rev 12:
==> flow/design.v <==
module ResonantLowPassFilter(
    input clk,
    input signed [15:0] audio_in,
    input signed [15:0] cutoff,
    input signed [15:0] resonance,
    input signed [15:0] gain,
    input reset_n,
    output reg signed [15:0] filtered_audio
);
    parameter [15:0] MAX_POS_VALUE = 16'h7FFF;
    parameter [15:0] MIN_NEG_VALUE = -16'h8000;
    reg signed [15:0] state;
    reg signed [15:0] feedback;
    reg signed [15:0] output_reg;
    reg signed [15:0] alpha;
    reg signed [15:0] beta;
    reg signed [15:0] gamma;
    wire signed [31:0] fb_prod  = $signed(state) * $signed(beta);
    wire signed [31:0] out_prod = $signed(state) * $signed(alpha);
    wire signed [16:0] fb_full  = fb_prod >>> 15;
    wire signed [16:0] out_full = out_prod >>> 15;
    wire signed [16:0] st_full  = $signed(audio_in) - $signed(feedback);
    wire signed [16:0] fa_full  = $signed(output_reg) + ($signed(gamma) >>> 1);
    function signed [15:0] sat17;
        input signed [16:0] v;
        begin
            if (v > $signed({MAX_POS_VALUE[15], MAX_POS_VALUE}))
                sat17 = $signed(MAX_POS_VALUE);
            else if (v < $signed({MIN_NEG_VALUE[15], MIN_NEG_VALUE}))
                sat17 = $signed(MIN_NEG_VALUE);
            else
                sat17 = v[15:0];
        end
    endfunction
    always @(posedge clk or negedge reset_n) begin
        if (!reset_n) begin
            state <= $signed(16'h0000);
            feedback <= $signed(16'h0000);
            output_reg <= $signed(16'h0000);
            alpha <= $signed(16'h0000);
            beta <= $signed(16'h0000);
            gamma <= $signed(16'h0000);
            filtered_audio <= $signed(16'h0000);
        end else begin
            alpha <= $signed(cutoff);
            beta <= $signed(resonance);
            gamma <= $signed(gain);
            feedback <= sat17(fb_full);
            state <= sat17(st_full);
            output_reg <= sat17(out_full);
            filtered_audio <= sat17(fa_full);  
        end
    end
endmodule
Settings: LEC_CHECK=0, ABC_AREA=1, CAP_MARGIN=20, CORE_MARGIN=2, CORE_UTILIZATION=65, CTS_CLUSTER_DIAMETER=356, CTS_CLUSTER_SIZE=99, PLACE_DENSITY=0.42, SLEW_MARGIN=20, TNS_END_PERCENT=10; clock period 5.14 ns.
run.sh (not shown) runs the stock make flow with config.mk's settings and CLKGATE_MAP_FILE=.
In rev 12 the implementation completed, yet the final layout does not meet the checks, the culprit being negative setup slack.
> inputs changed (rev 12 -> rev 13)
- a deleted ABC_AREA that had been 1
- a deleted CTS_CLUSTER_DIAMETER that had been 356
- a deleted CTS_CLUSTER_SIZE that had been 99
- a change of CORE_UTILIZATION from 65 to 39
- a deleted PLACE_DENSITY that had been 0.42
- a deleted TNS_END_PERCENT that had been 10
- a change of the clock period (ns, I/O delays scaled along) from 5.14 to 11.0
### Flow results
Between rev 12 and rev 13, cell area decreased.
met1 track demand over resource was higher in rev 12 than in rev 13.
Number of nets in the layout (higher): rev 12
Rev 13 completed every stage of the flow, and the final layout passed the timing, design-rule and antenna checks.
Rev 12 → rev 13: synthesis area per yosys lost 9.5%, clock insertion delay at the later pin of the skew report stayed essentially flat.

---

// ResonantLowPassFilter: RTL as listed in full above, without the edits since
export LEC_CHECK = 0
export CAP_MARGIN = 20
export CORE_MARGIN = 2
export CORE_UTILIZATION = 68
export CTS_CLUSTER_SIZE = 61
export HOLD_SLACK_MARGIN = 0.3
export MAX_ROUTING_LAYER = met4
export SETUP_SLACK_MARGIN = 0.88
export SLEW_MARGIN = 20
create_clock -name core_clock -period 4.91 [get_ports {clk}]
The first run produced a layout that fails on setup timing.
==> next run, changes <==
- CORE_UTILIZATION: 68 -> 64
- CTS_CLUSTER_SIZE: 61 -> default
- HOLD_SLACK_MARGIN: 0.3 -> default
- MAX_ROUTING_LAYER: met4 -> default
- SETUP_SLACK_MARGIN: 0.88 -> default
- clock period: 4.91 -> 6.75 ns (I/O delays scaled with it)
After rerunning: This time the run finished clean; final cell count falls by a little under a tenth; utilization shrinks by 12 points; clock-buffer cell count rose by 1.
==> next run, changes <==
- CORE_UTILIZATION: 64 -> 66
- MAX_ROUTING_LAYER: default -> met4
- SETUP_SLACK_MARGIN: default -> -0.29
- clock period: 6.75 -> 3.81 ns (I/O delays scaled with it)
With this change the flow completed and failed the layout checks on setup timing.
Design area came out higher by 7.4%.
Setup slack is worse by 2.6 ns.
Global-route usage went up by 2.7 points.
Synthesized cell count is unchanged.
Clock skew is about the same.
Fmax goes up by 5.8%.
==> next run, changes <==
- CORE_UTILIZATION: 66 -> 72
- PLACE_DENSITY_LB_ADDON: default -> 0.07
- SETUP_SLACK_MARGIN: -0.29 -> default
- clock period: 3.81 -> 6.47 ns (I/O delays scaled with it)
The changed run completed without violations; via count falls slightly; routed wire length falls by a few percent; final area falls by a few percent; worst setup slack improves by 2.5 ns; clock-buffer cell count falls by 1; synthesized area does not change; cell count falls by a few percent.
